run 1:
Design color_centroid, start of the top module:
module color_centroid
  (
    input         clk,
    input         rst,           
    input  [2:0]  rgbfilter,     
    input         new_frame_i,   
    output [14:0] orig_addr,
    input  [11:0] orig_pxl,
    output        proc_we,
    output [14:0] proc_addr,
    output [11:0] proc_pxl,
    output [7:0]  centroid,
    output        new_centroid,
    output [2:0]  proximity
  );
  localparam c_img_cols      = 160;
  localparam c_img_rows      = 120;
  localparam c_img_pxls      = c_img_cols * c_img_rows;
  localparam c_nb_img_cols   = 8;
  localparam c_nb_img_rows   = 7;
  localparam c_nb_img_pxls   = 15;
  localparam c_outframe_cols = 16;
  localparam c_outframe_rows = 8;
  localparam c_inframe_cols  = c_img_cols-2*c_outframe_cols;  
  localparam c_inframe_rows  = c_img_rows-2*c_outframe_rows;  
  localparam c_inframe_pxls  = c_inframe_cols * c_inframe_rows;  
  localparam c_nb_inframe_pxls = 14;
  localparam c_hist_bins     = 8;
  localparam c_nb_hist_bins  = 3;
  localparam c_nb_hist_val   = 11;
  localparam c_nb_centroid   = 8;
  localparam c_nb_prox       = 3;
  localparam c_nb_buf_red    = 4;
  localparam c_nb_buf_green  = 4;
  localparam c_nb_buf_blue   = 4;
  localparam c_nb_buf        = 12;
  wire [c_nb_hist_val-1:0] colorpxls_bin0;
  wire [c_nb_hist_val-1:0] colorpxls_bin7;
  ...
==> flow/config.mk <==
export PLATFORM = sky130hd
export DESIGN_NAME = color_centroid
export DESIGN_NICKNAME = color_centroid
export VERILOG_FILES = /design/flow/design.v
export SDC_FILE = /design/flow/constraint.sdc
export NUM_CORES = 4
export LEC_CHECK = 0
export ABC_AREA = 1
export CAP_MARGIN = 10
export CORE_MARGIN = 2
export CORE_UTILIZATION = 54
export CTS_CLUSTER_DIAMETER = 100
export MAX_ROUTING_LAYER = met4
export SETUP_SLACK_MARGIN = 2.98
export SLEW_MARGIN = 25
==> flow/constraint.sdc <==
create_clock -name core_clock -period 10.0 [get_ports {clk}]
set_input_delay 2.0000 -clock core_clock [delete_from_list [all_inputs] [get_ports {clk}]]
set_output_delay 2.0000 -clock core_clock [all_outputs]
set_load 0.01 [all_outputs]
run.sh (not shown) runs the stock make flow with config.mk's settings and CLKGATE_MAP_FILE=.
[inputs] run 2 vs run 1
Settings: MAX_ROUTING_LAYER: met4 -> unset; SETUP_SLACK_MARGIN: 2.98 -> unset; CAP_MARGIN: 10 -> 20; ABC_AREA: 1 -> unset; CORE_UTILIZATION: 54 -> 40; SLEW_MARGIN: 25 -> 20; CTS_CLUSTER_DIAMETER: 100 -> unset; the clock period (ns, I/O delays scaled along): 10.0 -> 5.31.
--- outcome ---
From run 1 to run 2 the numbers moved as follows: final net count saw a decrease; non-filler instance count after layout saw a decrease; via count of the first global-routing pass saw a decrease.
The cell area after layout of run 2 falls short of that of run 1 by 500 um^2.
Going from run 1 to run 2, the routability-driven placement congestion ratio was found to have gone up by 0.0066.
Run 2 vs run 1, worst setup path endpoint: centroid_calc.centroid_o[7]$_DFFE_PP0P_ vs color_filter.color_threshold$_DFF_P_
Setup changes, run 2 to run 3
Settings: CORE_UTILIZATION changed from 40 to 70; the clock period (ns, I/O delays scaled along) changed from 5.31 to 4.41.
## What came out
- Setup slack: run 3 less than run 2
- Compared with run 2, run 3 shows achievable frequency higher by about 10%.
- Source of the critical timing path = color_filter.colorpxls_rght_o[5]$_DFFE_PP0P_: run 3; source of the critical timing path = color_filter.colorpxls_rght_o[1]$_DFFE_PP0P_: run 2
- There was hardly any difference in register cell area after layout between run 3 and run 2.
Modified inputs, run 4 compared to run 3
Settings: CORE_UTILIZATION now 40, was 70; the clock period (ns, I/O delays scaled along) now 10.0, was 4.41.
==> comparison <==
No run among run 4 and run 3 stopped early or left any final violation; all are clean.
Biggest fanout along the worst timing path ended up 17 higher on run 4 than on run 3.
Run 3 -> run 4: power decreased by more than half
Taking run 3 as the reference, in run 4 remaining max-slew budget at the tightest pin rose 5.2 points; share of the core filled with cells fell 33 points; design area rose about 1.4%; share of total power in combinational logic about even; count of clock buffers in the final design rose 6.3%.


color_centroid again, from the RTL that the note above started with.
// color_centroid
module color_centroid
  (
    input         clk,
    input         rst,           
    input  [2:0]  rgbfilter,     
    input         new_frame_i,   
    output [14:0] orig_addr,
    input  [11:0] orig_pxl,
    output        proc_we,
    output [14:0] proc_addr,
    output [11:0] proc_pxl,
    output [7:0]  centroid,
    output        new_centroid,
    output [2:0]  proximity
  );
clock: 7.64 ns
lec_check: 0
cap_margin: 10
core_margin: 7
core_utilization: 35
gpl_routability_driven: 0
gpl_timing_driven: 0
hold_slack_margin: -0.04
max_routing_layer: met5
place_density_lb_addon: 0.03
slew_margin: 20
tns_end_percent: 35
The baseline passed the timing, DRC and antenna checks.
Next try:
CORE_MARGIN = 2   (was 7)
CORE_UTILIZATION = 54   (was 35)
CTS_CLUSTER_DIAMETER = 100   (was default)
GPL_ROUTABILITY_DRIVEN = default   (was 0)
GPL_TIMING_DRIVEN = default   (was 0)
HOLD_SLACK_MARGIN = default   (was -0.04)
MAX_ROUTING_LAYER = default   (was met5)
PLACE_DENSITY_LB_ADDON = default   (was 0.03)
SLEW_MARGIN = 25   (was 20)
TNS_END_PERCENT = default   (was 35)
clock period = 10.0 ns   (was 7.64 ns; I/O delays follow)
Power falls by a quarter to a third.
Utilization rises by 20 points.
Via count falls by a few percent.
Wire length falls by about a fifth.
Non-clock buffer count falls by 78.
Setup slack improved by 2.4 ns.
First-iteration DRC count rises by roughly a tenth.
Sequential power falls by a quarter to a third.
Sequential share of layout area rises by 1.5 points.
Die size falls by well over a third.
Worst hold slack is about the same.


color_centroid again, from the RTL that the note above started with.
export LEC_CHECK = 0
export CAP_MARGIN = 20
export CORE_MARGIN = 2
export CORE_UTILIZATION = 70
export CTS_CLUSTER_DIAMETER = 31
export SETUP_SLACK_MARGIN = 1.65
export SLEW_MARGIN = 20
create_clock -name core_clock -period 6.18 [get_ports {clk}]
Edit:
Settings changed: CTS_CLUSTER_DIAMETER 31 to not set, SETUP_SLACK_MARGIN 1.65 to not set.
Clock period 6.18 ns to 7.55 ns, I/O delays scaled along.
After rerunning: Final cell count falls by 2.8%. Cell area falls by 6.1%. Global-route usage falls by 2.8 points. Area after synthesis stays the same. Worst setup slack gains 340 ps. Routed wire length falls by 7.9%. Maximum frequency falls by 19%. Register-to-register slack gains 340 ps. Non-clock buffer count falls by 6. Clock-buffer cell count falls by 33. Power falls by 37%.
No activity file was given, so power comes from the tool's default toggle rates.
